==> run a <==
==> flow/design.v (excerpt) <==
module battleship(
input wire clk,
input wire rst,  
input wire ARDUINO_A0,    
input wire ARDUINO_A1,    
input wire ARDUINO_A2,    
input wire ARDUINO_A3,    
output reg ARDUINO_IO0,   
output reg ARDUINO_IO1,   
output reg ARDUINO_IO2,   
output reg ARDUINO_IO6,   
output reg ARDUINO_IO7,   
output reg ARDUINO_IO8,   
output reg ARDUINO_IO9,   
output reg ARDUINO_IO10,  
output reg ARDUINO_IO11,  
output reg ARDUINO_A4,  
output reg ARDUINO_A5,  
output reg PMOD1_D0_P,  
output reg PMOD1_D0_N,  
output reg PMOD1_D1_P,  
output reg PMOD1_D1_N,  
output reg PMOD1_D2_P,  
output reg PMOD1_D2_N,  
output reg PMOD2_D0_P,  
output reg PMOD2_D0_N,  
output reg PMOD2_D1_P,  
output reg PMOD2_D2_P,  
output reg PMOD2_D2_N,  
output reg PMOD2_D3_P,  
output reg ARDUINO_IO3,   
output reg ARDUINO_IO4,   
output reg ARDUINO_IO5    
);
make LEC_CHECK=0 ABC_AREA=1 CAP_MARGIN=35 CELL_PAD_IN_SITES_GLOBAL_PLACEMENT=2 CORE_ASPECT_RATIO=1.86 CORE_MARGIN=7 CORE_UTILIZATION=19 CTS_CLUSTER_SIZE=79 PLACE_DENSITY_LB_ADDON=0.18 SETUP_SLACK_MARGIN=0.36 SLEW_MARGIN=20 TNS_END_PERCENT=90 finish   # period 6.47 ns
run.sh (not shown) runs the stock make flow with config.mk's settings and CLKGATE_MAP_FILE=.
==> run b (differences from run a) <==
==> flow/config.mk (replaced) <==
export PLATFORM = sky130hd
export DESIGN_NAME = battleship
export DESIGN_NICKNAME = battleship
export VERILOG_FILES = /design/flow/design.v
export SDC_FILE = /design/flow/constraint.sdc
export NUM_CORES = 4
export LEC_CHECK = 0
export ABC_AREA = 1
export CAP_MARGIN = 20
export CORE_ASPECT_RATIO = 1.86
export CORE_MARGIN = 2
export CORE_UTILIZATION = 65
export SLEW_MARGIN = 20
export TNS_END_PERCENT = 90
==> flow/constraint.sdc (replaced) <==
create_clock -name core_clock -period 5.0 [get_ports {clk}]
set_input_delay 1.0000 -clock core_clock [delete_from_list [all_inputs] [get_ports {clk}]]
set_output_delay 1.0000 -clock core_clock [all_outputs]
set_load 0.01 [all_outputs]
==> run c (differences from run a) <==
==> flow/config.mk (replaced) <==
export PLATFORM = sky130hd
export DESIGN_NAME = battleship
export DESIGN_NICKNAME = battleship
export VERILOG_FILES = /design/flow/design.v
export SDC_FILE = /design/flow/constraint.sdc
export NUM_CORES = 4
export LEC_CHECK = 0
export CAP_MARGIN = 20
export CORE_MARGIN = 2
export CORE_UTILIZATION = 64
export SETUP_SLACK_MARGIN = 0.9
export SLEW_MARGIN = 20
==> flow/constraint.sdc (replaced) <==
create_clock -name core_clock -period 3.43 [get_ports {clk}]
set_input_delay 0.6860 -clock core_clock [delete_from_list [all_inputs] [get_ports {clk}]]
set_output_delay 0.6860 -clock core_clock [all_outputs]
set_load 0.01 [all_outputs]
==> run d (differences from run a) <==
==> flow/config.mk (replaced) <==
export PLATFORM = sky130hd
export DESIGN_NAME = battleship
export DESIGN_NICKNAME = battleship
export VERILOG_FILES = /design/flow/design.v
export SDC_FILE = /design/flow/constraint.sdc
export NUM_CORES = 4
export LEC_CHECK = 0
export ABC_AREA = 1
export CAP_MARGIN = 20
export CELL_PAD_IN_SITES_GLOBAL_PLACEMENT = 2
export CORE_ASPECT_RATIO = 1.86
export CORE_MARGIN = 5
export CORE_UTILIZATION = 19
export CTS_CLUSTER_SIZE = 79
export SLEW_MARGIN = 20
export TNS_END_PERCENT = 20
==> flow/constraint.sdc (replaced) <==
create_clock -name core_clock -period 4.1 [get_ports {clk}]
set_input_delay 0.8200 -clock core_clock [delete_from_list [all_inputs] [get_ports {clk}]]
set_output_delay 0.8200 -clock core_clock [all_outputs]
set_load 0.01 [all_outputs]
==> comparison table <==
| metric | run a | run b | run c | run d |
|---|---|---|---|---|
| Status | no timing/DRC/antenna violations | no timing/DRC/antenna violations | finished with violations | no timing/DRC/antenna violations |
| Reasons for failing layout checks | - | - | setup timing | - |
| Post-synthesis share of cell area spent on full adders, half adders and majority gates | 0.04389 | 0.04389 | 0.04722 | 0.04389 |
| Final routed wire length divided by cell count | 15.57 um | 15.36 um | 18.82 um | 14.81 um |
| Part of the power in combinational logic | 0.029 | 0.028 | 0.024 | 0.031 |
| DP HPWL | 28.09 mm | 20.16 mm | 15.06 mm | 26.94 mm |
| Number of distinct library cells after synthesis | 52 | 52 | 77 | 52 |
| Origin of the worst setup path | inputRow[2]$_DFF_P_ | inputRow[2]$_DFF_P_ | inputCol[1]$_SDFFE_PP0P_ | inputRow[2]$_DFF_P_ |
| Final Power | 2.321 mW | 2.988 mW | 4.317 mW | 3.652 mW |
| Total length of routed wires | 35.21 mm | 26.78 mm | 27.48 mm | 33.69 mm |
| Met1 wire length | 12.91 mm | 9.937 mm | 10.95 mm | 12.56 mm |
| Multi-input gates | 1,043 | 1,043 | 885 | 1,043 |
| P_seq | 1.20 mW | 1.56 mW | 2.25 mW | 1.90 mW |
| Highest fanout seen on the critical path | 14 | 14 | 4 | 10 |
| Clock period minus final worst setup slack | 3.765 ns | 3.625 ns | 3.496 ns | 3.627 ns |
| Launching point of the worst reg2reg path | inputRow[2]$_DFF_P_ | inputRow[2]$_DFF_P_ | inputCol[1]$_SDFFE_PP0P_ | inputRow[2]$_DFF_P_ |
| Termination of the worst setup path | gameLogicState[3]$_SDFFE_PP0P_ | gameLogicState[3]$_SDFFE_PP0P_ | playerTwoSHIPSBoard[2][0]$_SDFFE_PP0P_ | gameLogicState[0]$_SDFFE_PP0P_ |
| Slowest cell delay on critical path | 0.72 ns | 0.71 ns | 0.57 ns | 0.75 ns |
| Number of buffers inserted to repair setup after CTS | 0 | 0 | 40 | 0 |
| Chip area | 61,670 um^2 | 17,040 um^2 | 16,070 um^2 | 59,620 um^2 |
Power is estimated from default activity; no workload was simulated.
